==> flow/design.v (excerpt) <==
module top_level
#(parameter WIDTH = 8)
(
	input clk, rst, init, finish, ack,
	input [WIDTH-1:0]
		ori_0,
		ori_1,
		ori_2,
		ori_3,
		ori_4,
		ori_5,
		ori_6,
		ori_7,
		ori_8,
		ori_9,
		ori_10,
		ori_11,
		ori_12,
		ori_13,
		ori_14,
		ori_15,
		ori_16,
		ori_17,
		ori_18,
		ori_19,
		ori_20,
		ori_21,
		ori_22,
		ori_23,
		ori_24,
		ori_25,
		ori_26,
		ori_27,
		ori_28,
		ori_29,
		ori_30,
		ori_31,
		can_0,
		can_1,
		can_2,
		can_3,
		can_4,
		can_5,
		can_6,
		can_7,
		can_8,
		can_9,
		can_10,
		can_11,
		can_12,
		can_13,
		can_14,
		can_15,
		can_16,
		can_17,
		can_18,
		can_19,
		can_20,
		can_21,
		can_22,
		can_23,
		can_24,
		can_25,
		can_26,
		can_27,
		can_28,
		can_29,
		can_30,
		can_31,
	output done,
	output [WIDTH+4:0] out_sad
	);
export LEC_CHECK = 0
export ABC_AREA = 0
export CAP_MARGIN = 5
export CORE_MARGIN = 2
export CORE_UTILIZATION = 72
export CTS_CLUSTER_DIAMETER = 284
export PLACE_DENSITY = 0.38
export SETUP_SLACK_MARGIN = 0.9
export SLEW_MARGIN = 20
create_clock -name core_clock -period 3.02 [get_ports {clk}]
run.sh (not shown) runs the stock make flow with config.mk's settings and CLKGATE_MAP_FILE=.
The starting point never finished: it broke off in detailed placement (3_5_place_dp) on DPL-0038.
Next try:
==> flow/config.mk (replaced) <==
export PLATFORM = sky130hd
export DESIGN_NAME = top_level
export DESIGN_NICKNAME = top_level
export VERILOG_FILES = /design/flow/design.v
export SDC_FILE = /design/flow/constraint.sdc
export NUM_CORES = 4
export LEC_CHECK = 0
export CAP_MARGIN = 20
export CORE_MARGIN = 2
export CORE_UTILIZATION = 40
export SLEW_MARGIN = 20
==> flow/constraint.sdc (replaced) <==
create_clock -name core_clock -period 5.8 [get_ports {clk}]
set_input_delay 1.1600 -clock core_clock [delete_from_list [all_inputs] [get_ports {clk}]]
set_output_delay 1.1600 -clock core_clock [all_outputs]
set_load 0.01 [all_outputs]
=>
- The changed run completed with no timing, DRC or antenna violations
- die size went up by about 80%
- synthesized area is unchanged
- synthesized cell count does not change
Next try:
--- a/flow/config.mk
+++ b/flow/config.mk
@@ -8,4 +8,4 @@
 export CAP_MARGIN = 20
 export CORE_MARGIN = 2
-export CORE_UTILIZATION = 40
+export CORE_UTILIZATION = 37
 export SLEW_MARGIN = 20
==> flow/constraint.sdc (replaced) <==
create_clock -name core_clock -period 7.91 [get_ports {clk}]
set_input_delay 1.5820 -clock core_clock [delete_from_list [all_inputs] [get_ports {clk}]]
set_output_delay 1.5820 -clock core_clock [all_outputs]
set_load 0.01 [all_outputs]
Worst hold slack is about the same. Setup slack gets better by 1800 ps. Non-clock buffer count shrinks by 10.

== run 1 ==
Starting RTL as in the previous note.
Settings: LEC_CHECK=0, CAP_MARGIN=5, CORE_MARGIN=2, CORE_UTILIZATION=72, MAX_ROUTING_LAYER=met4, PLACE_DENSITY=0.64, SETUP_SLACK_MARGIN=1.47, SLEW_MARGIN=20; clock period 5.27 ns.
Run 1 never completed; the flow aborted with a tool error in global routing.
### run 1 -> run 2
Settings: swapping 5 for 20 in CAP_MARGIN; clearing SETUP_SLACK_MARGIN, which used to be 1.47; clearing PLACE_DENSITY, which used to be 0.64; clearing MAX_ROUTING_LAYER, which used to be met4; swapping 72 for 62 in CORE_UTILIZATION; swapping 5.27 for 3.02 in the clock period (ns, I/O delays scaled along).
==> results <==
FAIL run 1 @ global routing: tool exited with error
Run 2: GRT-0232 in global routing -> run aborted
Looking at number of buffers created by CTS, run 2 sits above run 1.
For the area of the placeable core, run 2 came in about 15% higher than run 1 did.
| area of the mapped netlist | run 1 vs run 2 | ≈ equal |
~same cell total in the yosys stat output in run 1 and run 2
In run 2 relative to run 1, total placed cells including tap cells had gone up by more than 10%.
Compared with run 1, in run 2 die area has increased, gate count of the mapped netlist about even.
| yosys stat chip area | run 1 vs run 2 | ≈ equal |
Taking run 2 over run 1, the placement row count ratio works out to 1.07.
Post-detailed-placement cell area is lower on run 1
[inputs] run 3 vs run 2
Settings: an added SETUP_SLACK_MARGIN of -0.06; a change of CORE_UTILIZATION from 62 to 72; an added ABC_AREA of 0; an added PLACE_DENSITY of 0.65; a change of CAP_MARGIN from 20 to 5; an added CTS_CLUSTER_DIAMETER of 284.
- Diff run 3..run 2 | xor/xnor cell area share of the yosys netlist | unchanged
- Total core area for run 3: about 13% down relative to run 2
- Looking at die outline height across run 3 and run 2, the one that comes out lower is run 3.
- Run 3 against run 2; floorplan die width is down by a little under 10%.
- Run 3 | ERROR | detailed placement
- Die: run 3 smaller than run 2
- As far as number of cells in Yosys stat goes, run 2 and run 3 are indistinguishable; the numbers are identical.
- Run 3 and run 2 ended up with roughly the same adder and majority gate portion of the synthesized area.
## Diff of input files: run 4 against run 3
Settings: CORE_UTILIZATION changed from 72 to 40; CTS_CLUSTER_DIAMETER removed (was 284); CAP_MARGIN changed from 5 to 20; ABC_AREA removed (was 0); PLACE_DENSITY removed (was 0.65); SETUP_SLACK_MARGIN removed (was -0.06); the clock period (ns, I/O delays scaled along) changed from 3.02 to 8.25.
[summary]
- As far as number of standard cells after synthesis goes, run 4 and run 3 are indistinguishable; the numbers are identical.
- Every stage of the flow completed for run 4, and the final layout passed the timing, design-rule and antenna checks.
- Comparing run 3 against run 4, there is no change at all in cell total in the yosys stat output.
- In terms of synthesized area, run 3 and run 4 differ only marginally.
- Overall die area: higher on run 4
- Comparing run 4 against run 3, there is no change at all in simple-gate portion of the synthesized area.
- Diff run 4..run 3 | count of different cell masters after synthesis | unchanged
- In the flow results for run 3 and run 4, the floorplan die width is larger on run 4.
- Per the comparison of run 4 with run 3, die height picked up an extra about 34%; initial standard-cell utilization of the core lost 32 points.
- Core box area grows by more than half when moving from run 3 to run 4.

Setup of job 2630:
Starting RTL as in the previous note.
Settings: LEC_CHECK=0, ABC_AREA=1, CAP_MARGIN=20, CORE_ASPECT_RATIO=0.5, CORE_MARGIN=2, CORE_UTILIZATION=72, CTS_CLUSTER_DIAMETER=398, CTS_CLUSTER_SIZE=93, PLACE_DENSITY=0.36, SLEW_MARGIN=20, TNS_END_PERCENT=5; clock period 2.69 ns.
For job 2630, the flow was terminated by a tool error in 5_1_grt and produced no final design.
Here is what was changed in the inputs of job 7835 compared with job 2630.
Settings: removing PLACE_DENSITY (formerly 0.36); removing CTS_CLUSTER_SIZE (formerly 93); removing ABC_AREA (formerly 1); removing CTS_CLUSTER_DIAMETER (formerly 398); removing TNS_END_PERCENT (formerly 5); changing CORE_UTILIZATION from 72 to 33; changing CORE_ASPECT_RATIO from 0.5 to 1.06; changing the clock period (ns, I/O delays scaled along) from 2.69 to 5.58.
## What came out
Job 7835 vs job 2630: chip height up by more than 100%. Core outline area, job 2630 and job 7835: higher on job 7835. Job 2630 → job 7835: post-cts hold-fix buffer tally now sits lower, total cell area reported by yosys after synthesis went down, floorplan die width shows a reduction of 2.4%. Looking at detailed placer's ending HPWL across job 2630 and job 7835, the one that comes out higher is job 2630. Every stage of the flow completed for job 7835, and the final layout passed the timing, design-rule and antenna checks. The run showing the greater post-synthesis area per instance is job 7835.

## exp/fjord
top_level again, from the RTL that the note above started with.
// top_level
module top_level
#(parameter WIDTH = 8)
(
	input clk, rst, init, finish, ack,
	input [WIDTH-1:0]
		ori_0,
		ori_1,
		ori_2,
		ori_3,
		ori_4,
		ori_5,
		ori_6,
		ori_7,
		ori_8,
		ori_9,
		ori_10,
		ori_11,
		ori_12,
		ori_13,
		ori_14,
		ori_15,
		ori_16,
		ori_17,
		ori_18,
		ori_19,
		ori_20,
		ori_21,
		ori_22,
		ori_23,
		ori_24,
		ori_25,
		ori_26,
		ori_27,
		ori_28,
		ori_29,
		ori_30,
		ori_31,
		can_0,
		can_1,
		can_2,
		can_3,
		can_4,
		can_5,
		can_6,
		can_7,
		can_8,
		can_9,
		can_10,
		can_11,
		can_12,
		can_13,
		can_14,
		can_15,
		can_16,
		can_17,
		can_18,
		can_19,
		can_20,
		can_21,
		can_22,
		can_23,
		can_24,
		can_25,
		can_26,
		can_27,
		can_28,
		can_29,
		can_30,
		can_31,
	output done,
	output [WIDTH+4:0] out_sad
	);
clock: 5.27 ns
lec_check: 0
cap_margin: 5
core_aspect_ratio: 0.91
core_margin: 2
core_utilization: 72
cts_cluster_size: 88
max_routing_layer: met4
place_density: 0.64
setup_slack_margin: 1.47
slew_margin: 20
exp/fjord never completed; the flow aborted with a tool error in global routing.
[inputs] exp/maple vs exp/fjord
- MAX_ROUTING_LAYER removed (was met4)
- PLACE_DENSITY removed (was 0.64)
- CTS_CLUSTER_SIZE removed (was 88)
- CAP_MARGIN changed from 5 to 20
- SETUP_SLACK_MARGIN removed (was 1.47)
- CORE_UTILIZATION changed from 72 to 40
- CORE_ASPECT_RATIO removed (was 0.91)
- the clock period (ns, I/O delays scaled along) changed from 5.27 to 5.61
--- outcome ---
exp/maple finished every stage and its layout cleared the timing, design-rule and antenna checks.
On exp/maple: placement row count is 38 higher than what exp/fjord gave.
Post-synthesis cell count from yosys came out exactly the same in exp/maple and exp/fjord.
From exp/fjord to exp/maple the numbers moved as follows: overall die width went up about 28%; count of pins on the block boundary level.
> inputs changed (exp/maple -> exp/umber)
- CTS_CLUSTER_DIAMETER now 373, previously not set
- CORE_UTILIZATION now 72, was 40
- CTS_CLUSTER_SIZE now 93, previously not set
- the clock period (ns, I/O delays scaled along) now 3.43, was 5.61
[summary]
Run status, exp/umber: aborted in detailed placement, error DPL-0033. As far as number of different library cells in the post-synthesis netlist goes, exp/maple and exp/umber are indistinguishable; the numbers are identical. Relative to exp/maple, height of the chip has gone down in exp/umber. exp/umber: floorplan-stage core utilization higher than exp/maple. Fraction of the yosys area taken by sequential cells came out exactly the same in exp/umber and exp/maple. Comparing exp/umber and exp/maple, the lower routability-driven placement congestion ratio was measured on exp/maple. Die area | exp/umber < exp/maple. Re synthesized area per cell: no difference whatsoever between exp/maple and exp/umber. exp/maple → exp/umber: post-synthesis instance area stayed essentially flat; horizontal die size fell by about 25%.
Relative to exp/umber, the following input files were edited for exp/cedar:
- an added PLACE_DENSITY of 0.66
- a deleted CTS_CLUSTER_SIZE that had been 93
- a deleted CTS_CLUSTER_DIAMETER that had been 373
- a change of the clock period (ns, I/O delays scaled along) from 3.43 to 5.2
==> results <==
- No crash in exp/cedar: every stage finished, but the layout fails its final checks due to setup timing.
- As far as number of I/O port buffers goes, exp/umber and exp/cedar are indistinguishable; the numbers are identical.
- As far as area fraction in and, or, nand and nor cells goes, exp/cedar and exp/umber are indistinguishable; the numbers are identical.
- From exp/umber to exp/cedar, gate count of the mapped netlist did not move at all.
- Compared with exp/umber, exp/cedar shows a lower global placer's final weighted congestion.
### exp/cedar -> exp/indigo
- setting MAX_ROUTING_LAYER to met4 for the first time
- changing CAP_MARGIN from 20 to 0
- setting SETUP_SLACK_MARGIN to 0.64 for the first time
==> comparison <==
- Post-cts hold-fix buffer tally of exp/cedar is on par with exp/indigo.
- Reported for exp/cedar and exp/indigo, share of async-settable or async-resettable flops after synthesis turned out identical to the last digit.
- Compared with exp/cedar, exp/indigo degrades setup slack at placement.
- From exp/cedar to exp/indigo the numbers moved as follows: maximum level of the CTS H-tree was more or less identical; die size was more or less identical.
- Parity-gate share of the synthesized area counting xor and xnor cells essentially unchanged between exp/cedar and exp/indigo.
- Cell area after synthesis came out exactly the same in exp/cedar and exp/indigo.
- exp/indigo did not run to completion, as it errored out during global routing.
- Summary: with exp/cedar as the reference, HPWL after detailed placement in exp/indigo moved up by a few percent.
- [compare] base=exp/cedar new=exp/indigo: global placer's final weighted congestion rose by 0.49%, cell resize tally after clock tree synthesis rose by about 2000%.
Here is what was changed in the inputs of exp/zinc compared with exp/indigo.
- MAX_ROUTING_LAYER no longer set, was met4
==> results <==
exp/zinc finished every stage; the final checks, however, were not passed, the failures being setup timing. Comparing exp/indigo against exp/zinc, there is no change at all in synthesis area per yosys. Taking exp/indigo as the reference, in exp/zinc vertical die size comparable, count of instances resized after the clock tree is built now smaller.
